JK:
Design pipelined, start of the top module:
module pipelined(
    input  wire              clk,
    input  wire              rst,
    input  wire              in_valid,
    output wire              in_ready,
    input  wire signed [15:0] a,
    input  wire signed [15:0] b,
    input  wire signed [15:0] c,
    input  wire signed [15:0] d,
    input  wire signed [15:0] e,
    output reg               out_valid,
    input  wire              out_ready,
    output reg signed [31:0]  y
);
For scale: ~3200 cells after synthesis, roughly 160 flip-flops, roughly 120 I/O pins, roughly 28000 um2 of cells after synthesis.
==> flow/config.mk <==
export PLATFORM = sky130hd
export DESIGN_NAME = pipelined
export DESIGN_NICKNAME = pipelined
export VERILOG_FILES = /design/flow/design.v
export SDC_FILE = /design/flow/constraint.sdc
export NUM_CORES = 4
export LEC_CHECK = 0
export CAP_MARGIN = 20
export CORE_MARGIN = 2
export CORE_UTILIZATION = 71
export CTS_CLUSTER_DIAMETER = 222
export CTS_CLUSTER_SIZE = 38
export PLACE_DENSITY = 0.35
export SETUP_SLACK_MARGIN = -0.6
export SLEW_MARGIN = 20
==> flow/constraint.sdc <==
create_clock -name core_clock -period 5.91 [get_ports {clk}]
set_input_delay 1.1820 -clock core_clock [delete_from_list [all_inputs] [get_ports {clk}]]
set_output_delay 1.1820 -clock core_clock [all_outputs]
set_load 0.01 [all_outputs]
run.sh (not shown) runs the stock make flow with config.mk's settings and CLKGATE_MAP_FILE=.
JK -> stages 100% | layout checks FAIL | negative setup slack
Edits applied to the flow inputs when going from JK to MS:
# JK
export LEC_CHECK = 0
export CAP_MARGIN = 20
export CORE_MARGIN = 2
export CORE_UTILIZATION = 71
export CTS_CLUSTER_DIAMETER = 222
export CTS_CLUSTER_SIZE = 38
export PLACE_DENSITY = 0.35
export SETUP_SLACK_MARGIN = -0.6
export SLEW_MARGIN = 20
create_clock -name core_clock -period 5.91 [get_ports {clk}]
# MS
export LEC_CHECK = 0
export CAP_MARGIN = 20
export CORE_MARGIN = 2
export CORE_UTILIZATION = 40
export SLEW_MARGIN = 20
create_clock -name core_clock -period 8.0 [get_ports {clk}]
### Flow results
MS: full flow OK, the timing, design-rule and antenna checks passed
Nothing crashed in JK and all stages finished; the problem is that the final layout failed, the offending checks being negative setup slack.
Between MS and JK, total of fill cells in the finished design is lower for JK, MS comes in above that.
Flop share of the area (lower): JK
Max-slew headroom at the worst pin: MS worse than JK
Compared MS vs JK, and global-route usage is down in MS.
Post-cts repair resize count was higher in JK than in MS.
Taking JK as the reference, in MS total wire length after detailed routing went down by 9100 um; critical path depth went down by about 4%; utilization went down by 39 points.
Note that the via count recorded for JK amounts to 1.11 times the value seen in MS.
Setup changes, MS to AL
# MS
export LEC_CHECK = 0
export CAP_MARGIN = 20
export CORE_MARGIN = 2
export CORE_UTILIZATION = 40
export SLEW_MARGIN = 20
create_clock -name core_clock -period 8.0 [get_ports {clk}]
# AL
export LEC_CHECK = 0
export CAP_MARGIN = 10
export CELL_PAD_IN_SITES_DETAIL_PLACEMENT = 1
export CELL_PAD_IN_SITES_GLOBAL_PLACEMENT = 0
export CORE_MARGIN = 2
export CORE_UTILIZATION = 40
export HOLD_SLACK_MARGIN = -0.05
export SLEW_MARGIN = 20
export TNS_END_PERCENT = 55
create_clock -name core_clock -period 8.0 [get_ports {clk}]
==> results <==
As far as worst setup skew after layout is concerned, AL and MS perform about the same. AL went all the way through the flow, and no timing, DRC or antenna check failed. Peak clock frequency supported by timing delta (MS -> AL): insignificant. Any difference in utilization after layout between AL and MS is small enough to ignore. Summary: final critical-path required period, AL worse than MS. AL: all-layer global routing usage is 2.4 points higher than what MS reported. Compared with MS, in AL area of all placed cells without fillers held steady; routed length on met1 grew by 1500 um.
Input changes introduced in TR (baseline for comparison: AL):
# AL
export LEC_CHECK = 0
export CAP_MARGIN = 10
export CELL_PAD_IN_SITES_DETAIL_PLACEMENT = 1
export CELL_PAD_IN_SITES_GLOBAL_PLACEMENT = 0
export CORE_MARGIN = 2
export CORE_UTILIZATION = 40
export HOLD_SLACK_MARGIN = -0.05
export SLEW_MARGIN = 20
export TNS_END_PERCENT = 55
create_clock -name core_clock -period 8.0 [get_ports {clk}]
# TR
export LEC_CHECK = 0
export ABC_AREA = 1
export CAP_MARGIN = 20
export CORE_ASPECT_RATIO = 1.77
export CORE_MARGIN = 2
export CORE_UTILIZATION = 40
export CTS_CLUSTER_DIAMETER = 313
export CTS_CLUSTER_SIZE = 100
export SETUP_SLACK_MARGIN = -0.79
export SLEW_MARGIN = 20
export TNS_END_PERCENT = 5
create_clock -name core_clock -period 8.0 [get_ports {clk}]
Findings:
- Of TR and AL, TR shows the lower chip width, with AL above it.
- TR vs. AL: overall die area higher; number of instances in the synthesized netlist higher.
- When the final numbers for TR and AL were put side by side, the worst-path maximum fanout turned out to be greater in TR.
- TR vs AL — part of the cycle the worst path needs dropped 5.4 points.
diff inputs: TR => PW
# TR
export LEC_CHECK = 0
export ABC_AREA = 1
export CAP_MARGIN = 20
export CORE_ASPECT_RATIO = 1.77
export CORE_MARGIN = 2
export CORE_UTILIZATION = 40
export CTS_CLUSTER_DIAMETER = 313
export CTS_CLUSTER_SIZE = 100
export SETUP_SLACK_MARGIN = -0.79
export SLEW_MARGIN = 20
export TNS_END_PERCENT = 5
create_clock -name core_clock -period 8.0 [get_ports {clk}]
# PW
export LEC_CHECK = 0
export CAP_MARGIN = 10
export CELL_PAD_IN_SITES_GLOBAL_PLACEMENT = 3
export CORE_MARGIN = 2
export CORE_UTILIZATION = 40
export SLEW_MARGIN = 20
export TNS_END_PERCENT = 40
create_clock -name core_clock -period 8.0 [get_ports {clk}]
--- outcome ---
PW went all the way through the flow, and no timing, DRC or antenna check failed.
Diff TR -> PW: worst hold slack lost 0.028 ns, final worst setup slack -0.37 ns.
| maximum achievable frequency | higher: TR |
Cmp PW vs TR: largest fanout on the critical path lower in PW
Changes observed in PW relative to TR: critical path depth went up, number of non-clock inverters shows a reduction of 633.

## run 1
pipelined again, from the RTL that the note above started with.
==> flow/config.mk <==
export PLATFORM = sky130hd
export DESIGN_NAME = pipelined
export DESIGN_NICKNAME = pipelined
export VERILOG_FILES = /design/flow/design.v
export SDC_FILE = /design/flow/constraint.sdc
export NUM_CORES = 4
export LEC_CHECK = 0
export ABC_AREA = 1
export CAP_MARGIN = 20
export CORE_MARGIN = 2
export CORE_UTILIZATION = 40
export CTS_CLUSTER_DIAMETER = 383
export CTS_CLUSTER_SIZE = 100
export PLACE_DENSITY = 0.77
export SLEW_MARGIN = 20
export TNS_END_PERCENT = 10
==> flow/constraint.sdc <==
create_clock -name core_clock -period 8.0 [get_ports {clk}]
set_input_delay 1.6000 -clock core_clock [delete_from_list [all_inputs] [get_ports {clk}]]
set_output_delay 1.6000 -clock core_clock [all_outputs]
set_load 0.01 [all_outputs]
Run 1 ended with every stage complete and zero timing, DRC or antenna violations.
## Diff of input files: run 2 against run 1
--- a/flow/config.mk
+++ b/flow/config.mk
@@ -9,0 +10 @@
+export CORE_ASPECT_RATIO = 0.5
@@ -11,2 +12,2 @@
-export CORE_UTILIZATION = 40
-export CTS_CLUSTER_DIAMETER = 383
+export CORE_UTILIZATION = 66
+export CTS_CLUSTER_DIAMETER = 301
@@ -14 +15 @@
-export PLACE_DENSITY = 0.77
+export SETUP_SLACK_MARGIN = -0.79
@@ -16 +16,0 @@
-export TNS_END_PERCENT = 10
## What came out
Run 2 against run 1: actual transition at the worst max-transition pin moved down, final cell count without fillers saw a decrease. Diff run 2 and run 1: hold slack higher in run 2.
The inputs of run 3 differ from those of run 2 as listed below.
--- a/flow/config.mk
+++ b/flow/config.mk
@@ -8 +7,0 @@
-export ABC_AREA = 1
@@ -10 +8,0 @@
-export CORE_ASPECT_RATIO = 0.5
@@ -12,2 +10,2 @@
-export CORE_UTILIZATION = 66
-export CTS_CLUSTER_DIAMETER = 301
+export CORE_UTILIZATION = 46
+export CTS_CLUSTER_DIAMETER = 246
@@ -14,0 +13 @@
+export PLACE_DENSITY = 0.75
==> results <==
Post-place instance area: run 3 vs run 2 down 8.8%
Number of core rows (lower): run 2
Run 3 ends up with a final instance area that is 8.7% lower than in run 2.
The higher floorplan core density of run 3 and run 2 is in run 2.
From run 2 to run 3 the numbers moved as follows: wire length decreased by 25 mm relative to the old numbers, number of global-route vias before repair fell by about 23%, setup slack has decreased.
Capturing instance or port of the critical path: s1_p1[29] -> run 3, s1_p1[24] -> run 2
Summary — via count, run 3 relative to run 2: lower, by 7074.
Proportion of cell area occupied by multi-input gates in run 3 vs run 2: up 2.7 points
## Diff of input files: run 4 against run 3
--- a/flow/config.mk
+++ b/flow/config.mk
@@ -10,5 +10,4 @@
-export CORE_UTILIZATION = 46
-export CTS_CLUSTER_DIAMETER = 246
-export CTS_CLUSTER_SIZE = 100
-export PLACE_DENSITY = 0.75
-export SETUP_SLACK_MARGIN = -0.79
+export CORE_UTILIZATION = 72
+export CTS_CLUSTER_SIZE = 25
+export PLACE_DENSITY_LB_ADDON = 0.26
+export SETUP_SLACK_MARGIN = 0.91
--- outcome ---
Taking run 3 as the reference point, the maximum frequency of run 4 rises by 9.3%.
Changes observed in run 4 relative to run 3: total track usage +15 points, worst clock skew +0.0078 ns.
The master of the slowest instance on the critical path comes out sky130_fd_sc_hd__clkdlybuf4s50_1 in one run and sky130_fd_sc_hd__or4b_4 in the other, namely in run 3 and run 4 respectively.

pipelined again, from the RTL that the note above started with.
## pipelined
module pipelined(
    input  wire              clk,
    input  wire              rst,
    input  wire              in_valid,
    output wire              in_ready,
    input  wire signed [15:0] a,
    input  wire signed [15:0] b,
    input  wire signed [15:0] c,
    input  wire signed [15:0] d,
    input  wire signed [15:0] e,
    output reg               out_valid,
    input  wire              out_ready,
    output reg signed [31:0]  y
);
    wire s3_ready_in;
    wire s2_ready_in;
    wire s1_ready_in;
    assign s3_ready_in = (~out_valid) || (out_valid && out_ready);
    assign s2_ready_in = (~s2_valid)  || (s2_valid  && s3_ready_in);
    assign s1_ready_in = (~s1_valid)  || (s1_valid  && s2_ready_in);
    assign in_ready = s1_ready_in;
    wire in_send = in_valid && in_ready;
    reg signed [31:0] s1_p1;
    reg signed [31:0] s1_p2;
    reg signed [15:0] s1_e;
    reg               s1_valid;
    always @(posedge clk) begin
        if (rst) begin
            s1_valid <= 1'b0;
            s1_p1    <= 32'sd0;
            s1_p2    <= 32'sd0;
            s1_e     <= 16'sd0;
        end else if (s1_ready_in) begin
            s1_valid <= in_send;
            if (in_send) begin
                s1_p1 <= $signed(a) * $signed(b);
                s1_p2 <= $signed(c) * $signed(d);
                s1_e  <= e;
            end
        end
    end
    reg signed [31:0] s2_s;
    reg signed [15:0] s2_e;
    reg               s2_valid;
    always @(posedge clk) begin
        if (rst) begin
            s2_valid <= 1'b0;
            s2_s     <= 32'sd0;
            s2_e     <= 16'sd0;
        end else if (s2_ready_in) begin
            s2_valid <= s1_valid;
            if (s1_valid) begin
                s2_s <= s1_p1 + s1_p2;
                s2_e <= s1_e;
            end
        end
    end
    always @(posedge clk) begin
        if (rst) begin
            out_valid <= 1'b0;
            y         <= 32'sd0;
        end else if (s3_ready_in) begin
            out_valid <= s2_valid;
            if (s2_valid) begin
                y <= s2_s + $signed(s2_e);
            end
        end
    end
endmodule
Settings: LEC_CHECK=0, CAP_MARGIN=20, CORE_MARGIN=2, CORE_UTILIZATION=65, MAX_ROUTING_LAYER=met4, SLEW_MARGIN=20; clock period 5.9 ns.
The starting point finished but failed the layout checks on setup timing.
Change:
- CORE_UTILIZATION: 65 -> 40
- MAX_ROUTING_LAYER: met4 -> unset
- clock period: 5.9 -> 7.79 ns (I/O delays scaled with it)
Effect: The changed run went through all stages and came out clean. Register-to-register slack is better by 2.0 ns. Final area goes down by 10%. Count of clock-buffer cells in the layout goes up by 1. Worst hold slack hardly moves. Critical path depth is unchanged.
Change:
- ABC_AREA: unset -> 1
- CTS_CLUSTER_DIAMETER: unset -> 383
- CTS_CLUSTER_SIZE: unset -> 100
- SETUP_SLACK_MARGIN: unset -> -0.79
- clock period: 7.79 -> 8.0 ns (I/O delays scaled with it)
Hold slack improved by 0.028 ns.
Synthesized cell count climbs by 43%.
Die area rose by 13%.
Change:
- CORE_ASPECT_RATIO: unset -> 1.89
- CORE_UTILIZATION: 40 -> 37
- CTS_CLUSTER_DIAMETER: 383 -> 246
- SETUP_SLACK_MARGIN: -0.79 -> unset
What happened: The changed run completed with no timing, DRC or antenna violations. Clock skew drops by 0.0062 ns. Global-route usage went up by 0.62 points. Synthesized cell count is unchanged. Final cell count climbs by 1.5%. Synthesized area is unchanged. Via count goes up by 1.8%.
Change:
- CORE_ASPECT_RATIO: 1.89 -> 1.58
- CORE_UTILIZATION: 37 -> 40
- CTS_CLUSTER_DIAMETER: 246 -> 383
- SETUP_SLACK_MARGIN: unset -> -0.79
- TNS_END_PERCENT: unset -> 10
- wire length fell by 7.5%
- via count fell by 0.92%
- final area fell by 0.61%
- synthesized area is unchanged
- core utilization rose by 3.1 points
- clock-buffer cell count rose by 1
- worst hold slack gets worse by 0.0082 ns
- synthesized cell count is unchanged
Change:
- ABC_AREA: 1 -> unset
- CORE_ASPECT_RATIO: 1.58 -> unset
- CORE_UTILIZATION: 40 -> 65
- CTS_CLUSTER_DIAMETER: 383 -> 246
- SETUP_SLACK_MARGIN: -0.79 -> unset
- TNS_END_PERCENT: 10 -> unset
After rerunning: Final cell count went down by a quarter to a third. Non-clock buffer count rose by 45. Synthesized cell count decreases by a quarter to a third. Synthesized area is lower by roughly a tenth. Clock-buffer cell count shrinks by 1. Global-route usage is higher by 9.8 points. Routed wire length shrinks by about a fifth. Critical path depth rose by 4. Design area falls by roughly a tenth. Register-to-register slack loses 1.0 ns.

== build 16 ==
pipelined again, from the RTL that the note above started with.
Settings: LEC_CHECK=0, CAP_MARGIN=20, CELL_PAD_IN_SITES_DETAIL_PLACEMENT=2, CORE_MARGIN=2, CORE_UTILIZATION=40, GPL_ROUTABILITY_DRIVEN=0, SLEW_MARGIN=25, TNS_END_PERCENT=60; clock period 8.0 ns.
The flow completed for build 16, but it is not clean: the layout still shows negative setup slack.
[inputs] build 22 vs build 16
- clearing CELL_PAD_IN_SITES_DETAIL_PLACEMENT, which used to be 2
- putting CTS_CLUSTER_DIAMETER at 261 where nothing was set
- clearing GPL_ROUTABILITY_DRIVEN, which used to be 0
- swapping 25 for 20 in SLEW_MARGIN
- putting ABC_AREA at 1 where nothing was set
- putting CORE_ASPECT_RATIO at 0.5 where nothing was set
- putting SETUP_SLACK_MARGIN at -0.79 where nothing was set
- putting CTS_CLUSTER_SIZE at 100 where nothing was set
- swapping 60 for 10 in TNS_END_PERCENT
==> results <==
- Build 22 | status: complete | timing, DRC, antenna: pass
- Cmp build 22 and build 16 / setup slack / lower: build 16
- Build 22 against build 16: met2 usage now smaller; estimated wirelength of the detail-placed design decreased by 22 mm relative to the old numbers.
- Compared with build 16, in build 22 area added between synthesis and finish shows a reduction of 5.4 points; final period demand of the worst path -1.35 ns.
- Of build 22 and build 16, it is build 22 that has the higher non-clock inverter instance count of the final layout.
- NOTE: final area in build 22 exceeds that of build 16
- Post-route worst hold slack is higher on build 22
Changes in build 68 relative to build 22:
- a change of CORE_UTILIZATION from 40 to 65
- a deleted SETUP_SLACK_MARGIN that had been -0.79
- a change of CTS_CLUSTER_DIAMETER from 261 to 246
- a deleted ABC_AREA that had been 1
### Flow results
For cell count after synthesis, dividing the value from build 22 by the value from build 68 gives 1.4. Build 68 vs. build 22: post-layout instance area lower; via count decreased by 5227 relative to the old numbers; floorplan core area decreased about 47%.
